Design fft_4pt, start of the top module:
module fft_4pt #(
    parameter DATA_WIDTH = 16
) (
    input clk,
    input rst_n,
    input data_valid_in,
    input  signed [DATA_WIDTH-1:0] x0_r,
    input  signed [DATA_WIDTH-1:0] x0_i,
    input  signed [DATA_WIDTH-1:0] x1_r,
    input  signed [DATA_WIDTH-1:0] x1_i,
    input  signed [DATA_WIDTH-1:0] x2_r,
    input  signed [DATA_WIDTH-1:0] x2_i,
    input  signed [DATA_WIDTH-1:0] x3_r,
    input  signed [DATA_WIDTH-1:0] x3_i,
    output data_valid_out,
    output signed [DATA_WIDTH+1:0] X0_r,
    output signed [DATA_WIDTH+1:0] X0_i,
    output signed [DATA_WIDTH+1:0] X1_r,
    output signed [DATA_WIDTH+1:0] X1_i,
    output signed [DATA_WIDTH+1:0] X2_r,
    output signed [DATA_WIDTH+1:0] X2_i,
    output signed [DATA_WIDTH+1:0] X3_r,
    output signed [DATA_WIDTH+1:0] X3_i
);
Size: roughly 3300 cells after synthesis, about 280 I/O pins, roughly 0.026 mm² of cells after synthesis.
clock: 0.569 ns
lec_check: 0
abc_area: 1
cap_margin: 20
core_margin: 2
core_utilization: 71
place_density_lb_addon: 0.06
setup_slack_margin: 0.17
slew_margin: 20
run.sh (not shown) runs the stock make flow with config.mk's settings and CLKGATE_MAP_FILE=.
The starting point ended with an error in clock tree synthesis (4_1_cts).
==> next run, changes <==
ABC_AREA = unset   (was 1)
CORE_UTILIZATION = 66   (was 71)
PLACE_DENSITY_LB_ADDON = unset   (was 0.06)
SETUP_SLACK_MARGIN = 0.43   (was 0.17)
clock period = 3.0 ns   (was 0.569 ns; I/O delays follow)
The new run ran to the end with no violations. Synthesized area fell by 8.2%. Die area is lower by 1.2%. Synthesized cell count falls by 28%.
==> next run, changes <==
CORE_UTILIZATION = 40   (was 66)
PLACE_DENSITY_LB_ADDON = 0.15   (was unset)
SETUP_SLACK_MARGIN = unset   (was 0.43)
SLEW_MARGIN = 35   (was 20)
The new run finished with timing, DRC and antenna clean.
Via count drops by about 9%.
Final cell count climbs by about 9%.
Maximum frequency drops by 8.6%.
==> next run, changes <==
CORE_UTILIZATION = 70   (was 40)
CTS_CLUSTER_SIZE = 34   (was unset)
PLACE_DENSITY_LB_ADDON = unset   (was 0.15)
SETUP_SLACK_MARGIN = 0.43   (was unset)
SLEW_MARGIN = 20   (was 35)
clock period = 2.83 ns   (was 3.0 ns; I/O delays follow)
The changed run completed, yet does not pass: negative hold slack.
Area after synthesis is unchanged.
Total power went up by 16%.
Setup slack improves by 9.3 ps.
Routed wire length increases by 31%.
Non-clock buffer count goes up by 95.
==> next run, changes <==
CORE_UTILIZATION = 34   (was 70)
CTS_CLUSTER_SIZE = unset   (was 34)
SETUP_SLACK_MARGIN = unset   (was 0.43)
What happened:
- The new run finished with timing, DRC and antenna clean
- clock skew drops by 5.6 ps
- sequential power drops slightly
- worst hold slack gains 81 ps
- critical path depth climbs by 1
- area after synthesis does not change
- design area drops by a few percent
- clock-buffer cell count climbs by 3
- worst setup slack is about the same
- wire length drops by about a fifth

* * *

fft_4pt again, from the RTL that the note above started with.
export LEC_CHECK = 0
export ABC_AREA = 0
export CAP_MARGIN = 20
export CORE_MARGIN = 2
export CORE_UTILIZATION = 72
export CTS_CLUSTER_DIAMETER = 374
export CTS_CLUSTER_SIZE = 97
export PLACE_DENSITY = 0.38
export SLEW_MARGIN = 20
export TNS_END_PERCENT = 5
create_clock -name core_clock -period 1.57 [get_ports {clk}]
The first run failed in clock tree synthesis (4_1_cts).
==> next run, changes <==
Settings changed: ABC_AREA 0 to 1, CORE_UTILIZATION 72 to 62, CTS_CLUSTER_DIAMETER 374 to 372, CTS_CLUSTER_SIZE 97 to default, PLACE_DENSITY 0.38 to default, SETUP_SLACK_MARGIN from default to 0.13, TNS_END_PERCENT 5 to default.
Clock period 1.57 ns to 1.34 ns, I/O delays scaled along.
Effect:
- The new run aborted during clock tree synthesis (4_1_cts)
- area after synthesis grows by 8.9%
- die area grows by 26%
- synthesized cell count rises by 38%

* * *

The RTL this note starts from:
==> flow/design.v <==
module fft_4pt #(
    parameter DATA_WIDTH = 16
) (
    input clk,
    input rst_n,
    input data_valid_in,
    input  signed [DATA_WIDTH-1:0] x0_r,
    input  signed [DATA_WIDTH-1:0] x0_i,
    input  signed [DATA_WIDTH-1:0] x1_r,
    input  signed [DATA_WIDTH-1:0] x1_i,
    input  signed [DATA_WIDTH-1:0] x2_r,
    input  signed [DATA_WIDTH-1:0] x2_i,
    input  signed [DATA_WIDTH-1:0] x3_r,
    input  signed [DATA_WIDTH-1:0] x3_i,
    output data_valid_out,
    output signed [DATA_WIDTH+1:0] X0_r,
    output signed [DATA_WIDTH+1:0] X0_i,
    output signed [DATA_WIDTH+1:0] X1_r,
    output signed [DATA_WIDTH+1:0] X1_i,
    output signed [DATA_WIDTH+1:0] X2_r,
    output signed [DATA_WIDTH+1:0] X2_i,
    output signed [DATA_WIDTH+1:0] X3_r,
    output signed [DATA_WIDTH+1:0] X3_i
);
    localparam S1_WIDTH = DATA_WIDTH + 1;
    localparam S2_WIDTH = DATA_WIDTH + 2;
    reg signed [DATA_WIDTH-1:0] x0_r_reg, x0_i_reg;
    reg signed [DATA_WIDTH-1:0] x2_r_reg, x2_i_reg;
    reg signed [DATA_WIDTH-1:0] x1_r_reg, x1_i_reg;
    reg signed [DATA_WIDTH-1:0] x3_r_reg, x3_i_reg;
    reg valid_s0;
    always @(posedge clk or negedge rst_n) begin
        if (!rst_n) begin
            x0_r_reg <= 0; x0_i_reg <= 0;
            x2_r_reg <= 0; x2_i_reg <= 0;
            x1_r_reg <= 0; x1_i_reg <= 0;
            x3_r_reg <= 0; x3_i_reg <= 0;
            valid_s0 <= 1'b0;
        end else begin
            x0_r_reg <= x0_r; x0_i_reg <= x0_i;
            x2_r_reg <= x2_r; x2_i_reg <= x2_i;
            x1_r_reg <= x1_r; x1_i_reg <= x1_i;
            x3_r_reg <= x3_r; x3_i_reg <= x3_i;
            valid_s0 <= data_valid_in;
        end
    end
    wire signed [S1_WIDTH-1:0] A_r, A_i, B_r, B_i;
    wire signed [S1_WIDTH-1:0] C_r, C_i, D_r, D_i;
    assign A_r = x0_r_reg + x2_r_reg;
    assign A_i = x0_i_reg + x2_i_reg;
    assign B_r = x0_r_reg - x2_r_reg;
    assign B_i = x0_i_reg - x2_i_reg;
    assign C_r = x1_r_reg + x3_r_reg;
    assign C_i = x1_i_reg + x3_i_reg;
    assign D_r = x1_r_reg - x3_r_reg;
    assign D_i = x1_i_reg - x3_i_reg;
    reg signed [S1_WIDTH-1:0] A_r_reg, A_i_reg, B_r_reg, B_i_reg;
    reg signed [S1_WIDTH-1:0] C_r_reg, C_i_reg, D_r_reg, D_i_reg;
    reg valid_s1;
    always @(posedge clk or negedge rst_n) begin
        if (!rst_n) begin
            A_r_reg <= 0; A_i_reg <= 0;
            B_r_reg <= 0; B_i_reg <= 0;
            C_r_reg <= 0; C_i_reg <= 0;
            D_r_reg <= 0; D_i_reg <= 0;
            valid_s1 <= 1'b0;
        end else begin
            A_r_reg <= A_r; A_i_reg <= A_i;
            B_r_reg <= B_r; B_i_reg <= B_i;
            C_r_reg <= C_r; C_i_reg <= C_i;
            D_r_reg <= D_r; D_i_reg <= D_i;
            valid_s1 <= valid_s0;
        end
    end
    wire signed [S2_WIDTH-1:0] X0_r_w, X0_i_w;
    wire signed [S2_WIDTH-1:0] X1_r_w, X1_i_w;
    wire signed [S2_WIDTH-1:0] X2_r_w, X2_i_w;
    wire signed [S2_WIDTH-1:0] X3_r_w, X3_i_w;
    assign X0_r_w = A_r_reg + C_r_reg;
    assign X0_i_w = A_i_reg + C_i_reg;
    assign X1_r_w = B_r_reg + D_i_reg;
    assign X1_i_w = B_i_reg - D_r_reg;
    assign X2_r_w = A_r_reg - C_r_reg;
    assign X2_i_w = A_i_reg - C_i_reg;
    assign X3_r_w = B_r_reg - D_i_reg;
    assign X3_i_w = B_i_reg + D_r_reg;
    reg signed [S2_WIDTH-1:0] X0_r_reg, X0_i_reg;
    reg signed [S2_WIDTH-1:0] X1_r_reg, X1_i_reg;
    reg signed [S2_WIDTH-1:0] X2_r_reg, X2_i_reg;
    reg signed [S2_WIDTH-1:0] X3_r_reg, X3_i_reg;
    reg valid_s2;
    always @(posedge clk or negedge rst_n) begin
        if (!rst_n) begin
            X0_r_reg <= 0; X0_i_reg <= 0;
            X1_r_reg <= 0; X1_i_reg <= 0;
            X2_r_reg <= 0; X2_i_reg <= 0;
            X3_r_reg <= 0; X3_i_reg <= 0;
            valid_s2 <= 1'b0;
        end else begin
            X0_r_reg <= X0_r_w; X0_i_reg <= X0_i_w;
            X1_r_reg <= X1_r_w; X1_i_reg <= X1_i_w;
            X2_r_reg <= X2_r_w; X2_i_reg <= X2_i_w;
            X3_r_reg <= X3_r_w; X3_i_reg <= X3_i_w;
            valid_s2 <= valid_s1;
        end
    end
    assign X0_r = X0_r_reg;
    assign X0_i = X0_i_reg;
    assign X1_r = X1_r_reg;
    assign X1_i = X1_i_reg;
    assign X2_r = X2_r_reg;
    assign X2_i = X2_i_reg;
    assign X3_r = X3_r_reg;
    assign X3_i = X3_i_reg;
    assign data_valid_out = valid_s2;
endmodule
export LEC_CHECK = 0
export ABC_AREA = 0
export CAP_MARGIN = 20
export CELL_PAD_IN_SITES_DETAIL_PLACEMENT = 0
export CORE_MARGIN = 2
export CORE_UTILIZATION = 67
export CTS_CLUSTER_SIZE = 15
export GPL_TIMING_DRIVEN = 1
export MAX_ROUTING_LAYER = met4
export MIN_ROUTING_LAYER = met1
export SETUP_SLACK_MARGIN = 0.43
export SLEW_MARGIN = 20
create_clock -name core_clock -period 2.33 [get_ports {clk}]
The first run stopped in global routing with DPL-0038.
Then changed:
ABC_AREA = 1   (was 0)
CORE_UTILIZATION = 34   (was 67)
CTS_CLUSTER_SIZE = unset   (was 15)
PLACE_DENSITY = 0.43   (was unset)
SETUP_SLACK_MARGIN = unset   (was 0.43)
clock period = 4.86 ns   (was 2.33 ns; I/O delays follow)
Effect:
- With this change the flow completed without violations
- area after synthesis climbs by 8.9%
- die area climbs by 110%
- synthesized cell count climbs by 38%
Then changed:
ABC_AREA = 0   (was 1)
CORE_UTILIZATION = 57   (was 34)
SETUP_SLACK_MARGIN = 1.11   (was unset)
What happened:
- die area fell by 45%
- sequential share of layout area rose by 3.0 points
- register-to-register slack got worse by 640 ps
- worst hold slack improved by 6.0 ps
Then changed:
ABC_AREA = 1   (was 0)
CORE_UTILIZATION = 72   (was 57)
CTS_CLUSTER_SIZE = 89   (was unset)
PLACE_DENSITY = unset   (was 0.43)
SETUP_SLACK_MARGIN = 0.61   (was 1.11)
clock period = 2.33 ns   (was 4.86 ns; I/O delays follow)
Effect: This time the run did not get past global routing, error DPL-0038. Synthesized area came out higher by 8.9%. Synthesized cell count climbs by 38%. Die size decreases by 13%.
Then changed:
ABC_AREA = 0   (was 1)
CORE_ASPECT_RATIO = 0.53   (was unset)
CORE_UTILIZATION = 66   (was 72)
CTS_CLUSTER_SIZE = unset   (was 89)
SETUP_SLACK_MARGIN = 1.11   (was 0.61)
clock period = 4.86 ns   (was 2.33 ns; I/O delays follow)
What happened: The new run went through all stages and came out clean. Synthesized cell count went down by 28%. Area after synthesis went down by 8.2%. Die area went up by 0.33%.
No activity file was given, so power comes from the tool's default toggle rates.
